==> flow/design.v <==
`timescale 1ns / 1ps
module neuron #(
    parameter DATA_WIDTH = 16,
    parameter signed [DATA_WIDTH-1:0] BIAS = 0    
)(
    input clk,
    input rst,
    input [DATA_WIDTH-1:0] data_in,       
    input [DATA_WIDTH-1:0] weight_in,     
    input data_in_valid,
    input data_in_last,                   
    output reg [DATA_WIDTH-1:0] neuron_out,
    output reg neuron_out_valid
);
    localparam SW = 2*DATA_WIDTH;
    function [SW-1:0] sat_add;
        input [SW-1:0] a;
        input [SW-1:0] b;
        reg [SW-1:0] s;
        begin
            s = a + b;
            if (!a[SW-1] && !b[SW-1] && s[SW-1])
                sat_add = {1'b0, {(SW-1){1'b1}}};
            else if (a[SW-1] && b[SW-1] && !s[SW-1])
                sat_add = {1'b1, {(SW-1){1'b0}}};
            else
                sat_add = s;
        end
    endfunction
    reg [SW-1:0] mul;
    reg mul_valid, mul_last;
    reg [SW-1:0] sum;
    reg [SW-1:0] total;
    reg total_valid;
    wire [SW-1:0] sum_next = sat_add(sum, mul);
    wire [SW-1:0] bias_q = {{2{BIAS[DATA_WIDTH-1]}}, BIAS, {(DATA_WIDTH-2){1'b0}}};
    wire [SW-1:0] biased = sat_add(total, bias_q);
    always @(posedge clk) begin
        mul <= $signed(data_in) * $signed(weight_in);
        if (rst) begin
            mul_valid <= 0;
            mul_last <= 0;
            sum <= 0;
            total <= 0;
            total_valid <= 0;
            neuron_out <= 0;
            neuron_out_valid <= 0;
        end else begin
            mul_valid <= data_in_valid;
            mul_last <= data_in_valid && data_in_last;
            total_valid <= 0;
            if (mul_valid) begin
                if (mul_last) begin
                    sum <= 0;
                    total <= sum_next;
                    total_valid <= 1;
                end else begin
                    sum <= sum_next;
                end
            end
            neuron_out_valid <= total_valid;
            if (total_valid) begin
                if (biased[SW-1:SW-3] == 3'b000 || biased[SW-1:SW-3] == 3'b111)
                    neuron_out <= biased[SW-3:DATA_WIDTH-2];
                else if (biased[SW-1])
                    neuron_out <= {1'b1, {(DATA_WIDTH-1){1'b0}}};
                else
                    neuron_out <= {1'b0, {(DATA_WIDTH-1){1'b1}}};
            end
        end
    end
endmodule
`timescale 1ns / 1ps
module Softmax #(
    parameter dataWidth = 16,         
    parameter numInputs = 4          
)(
    input clk,
    input rst,
    input [dataWidth*numInputs-1:0] in,    
    input in_valid,                        
    output reg [dataWidth*numInputs-1:0] out,  
    output reg valid,                      
    output reg [7:0] led_control           
);
localparam STAGE_IDLE = 2'b00,
           STAGE_EXP = 2'b01,
           STAGE_SUM = 2'b10,
           STAGE_NORM = 2'b11;
reg [1:0] state;
reg [dataWidth-1:0] input_array [0:numInputs-1];
reg [dataWidth-1:0] exp_values [0:numInputs-1];  
reg [dataWidth+2-1:0] sum_exp;  
reg [dataWidth-1:0] softmax_output [0:numInputs-1];
reg [1:0] max_class;
reg [4:0] shift_amt;
function [dataWidth-1:0] exp_lut;
    input [3:0] idx;
    begin
        case (idx)
            4'd0:  exp_lut = 16'h0800;  
            4'd1:  exp_lut = 16'h09D0;  
            4'd2:  exp_lut = 16'h0C20;  
            4'd3:  exp_lut = 16'h0F80;  
            4'd4:  exp_lut = 16'h1480;  
            4'd5:  exp_lut = 16'h1C80;  
            4'd6:  exp_lut = 16'h2A00;  
            4'd7:  exp_lut = 16'h4000;  
            4'd8:  exp_lut = 16'h6800;  
            4'd9:  exp_lut = 16'hAC00;  
            4'd10: exp_lut = 16'h1280;  
            4'd11: exp_lut = 16'h1F80;  
            4'd12: exp_lut = 16'h2C00;  
            4'd13: exp_lut = 16'h4C00;  
            4'd14: exp_lut = 16'h8000;  
            default: exp_lut = 16'hD800;  
        endcase
    end
endfunction
function [dataWidth-1:0] exp_function;
    input [dataWidth-1:0] x;
    reg [3:0] lut_idx;
    begin
        lut_idx = x[15:12] + 4'd8;  
        exp_function = exp_lut(lut_idx);
    end
endfunction
function [4:0] get_shift_amount;
    input [dataWidth+2-1:0] sum;
    reg [4:0] shift;
    begin
        shift = 0;
        if (sum[17:14] == 4'b0000) shift = 4;  
        else if (sum[17:15] == 3'b001) shift = 3;  
        else if (sum[17:16] == 2'b01) shift = 2;  
        else if (sum[17] == 1'b1) shift = 1;  
        else shift = 0;  
        get_shift_amount = shift;
    end
endfunction
always @(posedge clk) begin
    if (rst) begin
        state <= STAGE_IDLE;
        out <= 0;
        valid <= 0;
        led_control <= 8'b0;
        sum_exp <= 0;
        for (integer i = 0; i < numInputs; i = i + 1) begin
            input_array[i] <= 0;
            exp_values[i] <= 0;
        end
    end else begin
        valid <= 0;
        case (state)
            STAGE_IDLE: begin
                if (in_valid) begin
                    input_array[0] <= in[15:0];
                    input_array[1] <= in[31:16];
                    input_array[2] <= in[47:32];
                    input_array[3] <= in[63:48];
                    state <= STAGE_EXP;
                end
            end
            STAGE_EXP: begin
                exp_values[0] <= exp_function(input_array[0]);
                exp_values[1] <= exp_function(input_array[1]);
                exp_values[2] <= exp_function(input_array[2]);
                exp_values[3] <= exp_function(input_array[3]);
                state <= STAGE_SUM;
            end
            STAGE_SUM: begin
                sum_exp <= exp_values[0] + exp_values[1] + exp_values[2] + exp_values[3];
                state <= STAGE_NORM;
            end
            STAGE_NORM: begin
                shift_amt = get_shift_amount(sum_exp);
                softmax_output[0] = exp_values[0] >> shift_amt;
                softmax_output[1] = exp_values[1] >> shift_amt;
                softmax_output[2] = exp_values[2] >> shift_amt;
                softmax_output[3] = exp_values[3] >> shift_amt;
                out <= {softmax_output[3], softmax_output[2], softmax_output[1], softmax_output[0]};
                max_class = 0;
                if (softmax_output[1] > softmax_output[max_class]) max_class = 1;
                if (softmax_output[2] > softmax_output[max_class]) max_class = 2;
                if (softmax_output[3] > softmax_output[max_class]) max_class = 3;
                case (max_class)
                    2'b00: led_control <= 8'b00000001;  
                    2'b01: led_control <= 8'b00000010;  
                    2'b10: led_control <= 8'b00000100;  
                    2'b11: led_control <= 8'b00001000;  
                    default: led_control <= 8'b00000000;
                endcase
                valid <= 1;
                state <= STAGE_IDLE;
            end
        endcase
    end
end
endmodule
`timescale 1ns / 1ps
module fc_head #(
    parameter DATA_WIDTH = 16,
    parameter NUM_INPUTS = 1024,
    parameter NUM_OUTPUTS = 4
)(
    input clk,
    input rst,
    input [DATA_WIDTH-1:0] myinput,
    input [DATA_WIDTH*NUM_OUTPUTS-1:0] myweights,
    input myinputValid,
    output [DATA_WIDTH*NUM_OUTPUTS-1:0] softmax_out,
    output softmax_valid,
    output [7:0] led_control,
    output [DATA_WIDTH*NUM_OUTPUTS-1:0] logits
);
    reg [$clog2(NUM_INPUTS)-1:0] input_count;
    reg [DATA_WIDTH-1:0] input_d;
    reg input_valid_d, input_last_d;
    reg [DATA_WIDTH*NUM_OUTPUTS-1:0] weights;
    always @(posedge clk) begin
        input_d <= myinput;
        weights <= myweights;
        if (rst) begin
            input_count <= 0;
            input_valid_d <= 0;
            input_last_d <= 0;
        end else begin
            input_valid_d <= myinputValid;
            input_last_d <= myinputValid && (input_count == NUM_INPUTS-1);
            if (myinputValid)
                input_count <= input_count + 1;
        end
    end
    wire [NUM_OUTPUTS-1:0] neuron_valid;
    localparam [DATA_WIDTH*NUM_OUTPUTS-1:0] BIASES = {16'h003C, 16'h0001, 16'hFFD1, 16'h0006};
    genvar i;
    generate
        for (i = 0; i < NUM_OUTPUTS; i = i + 1) begin : output_layer
            neuron #(
                .DATA_WIDTH(DATA_WIDTH),
                .BIAS(BIASES[(i+1)*DATA_WIDTH-1 -: DATA_WIDTH])
            ) neuron_output (
                .clk(clk),
                .rst(rst),
                .data_in(input_d),
                .weight_in(weights[(i+1)*DATA_WIDTH-1 -: DATA_WIDTH]),
                .data_in_valid(input_valid_d),
                .data_in_last(input_last_d),
                .neuron_out(logits[(i+1)*DATA_WIDTH-1 -: DATA_WIDTH]),
                .neuron_out_valid(neuron_valid[i])
            );
        end
    endgenerate
    Softmax #(
        .dataWidth(DATA_WIDTH),
        .numInputs(NUM_OUTPUTS)
    ) softmax_inst (
        .clk(clk),
        .rst(rst),
        .in(logits),
        .in_valid(neuron_valid[0]),
        .out(softmax_out),
        .valid(softmax_valid),
        .led_control(led_control)
    );
endmodule
==> flow/config.mk <==
export PLATFORM = sky130hd
export DESIGN_NAME = fc_head
export DESIGN_NICKNAME = fc_head
export VERILOG_FILES = /design/flow/design.v
export SDC_FILE = /design/flow/constraint.sdc
export NUM_CORES = 4
export LEC_CHECK = 0
export ABC_AREA = 0
export CAP_MARGIN = 15
export CELL_PAD_IN_SITES_DETAIL_PLACEMENT = 2
export CELL_PAD_IN_SITES_GLOBAL_PLACEMENT = 3
export CORE_MARGIN = 2
export CORE_UTILIZATION = 40
export GPL_ROUTABILITY_DRIVEN = 1
export GPL_TIMING_DRIVEN = 0
export HOLD_SLACK_MARGIN = 0.18
export MIN_ROUTING_LAYER = met1
export SETUP_SLACK_MARGIN = 2.34
export SLEW_MARGIN = 20
==> flow/constraint.sdc <==
create_clock -name core_clock -period 8.0 [get_ports {clk}]
set_input_delay 1.6000 -clock core_clock [delete_from_list [all_inputs] [get_ports {clk}]]
set_output_delay 1.6000 -clock core_clock [all_outputs]
set_load 0.01 [all_outputs]
run.sh (not shown) runs the stock make flow with config.mk's settings and CLKGATE_MAP_FILE=.
Then changed:
Settings changed: ABC_AREA 0 to default, CAP_MARGIN 15 to 20, CELL_PAD_IN_SITES_DETAIL_PLACEMENT 2 to default, CELL_PAD_IN_SITES_GLOBAL_PLACEMENT 3 to default, CORE_UTILIZATION 40 to 72, CTS_CLUSTER_DIAMETER from default to 282, CTS_CLUSTER_SIZE from default to 93, GPL_ROUTABILITY_DRIVEN 1 to default, GPL_TIMING_DRIVEN 0 to default, HOLD_SLACK_MARGIN 0.18 to default, MIN_ROUTING_LAYER met1 to default, PLACE_DENSITY from default to 0.43, SETUP_SLACK_MARGIN 2.34 to 1.26.
Clock period 8.0 ns to 4.24 ns, I/O delays scaled along.
Effect:
- This time the run failed in 5_1_grt, error GRT-0116
- die area drops by about 44%
- synthesized cell count is unchanged
- synthesized area does not change
Then changed:
Settings changed: CAP_MARGIN 20 to 15, CTS_CLUSTER_DIAMETER 282 to default, CTS_CLUSTER_SIZE 93 to 37, HOLD_SLACK_MARGIN from default to -0.1, PLACE_DENSITY 0.43 to default, SETUP_SLACK_MARGIN 1.26 to default.
Clock period 4.24 ns to 6.36 ns, I/O delays scaled along.
=>
- The changed run finished but failed the layout checks on negative setup slack
- die area stays the same
- synthesized area is unchanged
- synthesized cell count is unchanged
Then changed:
Settings changed: CAP_MARGIN 15 to 20, CORE_UTILIZATION 72 to 40, CTS_CLUSTER_SIZE 37 to default, HOLD_SLACK_MARGIN -0.1 to default, SETUP_SLACK_MARGIN from default to 1.36.
Clock period 6.36 ns to 7.63 ns, I/O delays scaled along.
Result: Now the flow produced a clean layout; cell area went up by 1.0%; global-route usage decreases by 18 points; critical path depth is lower by 1; via count decreases by 6.7%.
Then changed:
Settings changed: CORE_UTILIZATION 40 to 70, CTS_CLUSTER_SIZE from default to 37, SETUP_SLACK_MARGIN 1.36 to default.
Clock period 7.63 ns to 6.36 ns, I/O delays scaled along.
- This time the run finished with negative setup slack left
- register-to-register slack is worse by 1.2 ns
- maximum frequency went up by 0.79%
- routed wire length is lower by 2.1%
- area after synthesis stays the same
- clock skew went down by 0.020 ns
- clock-buffer cell count falls by 14
- first-iteration DRC count goes up by 48%
- setup slack loses 1.2 ns
- final cell count decreases by 7.6%
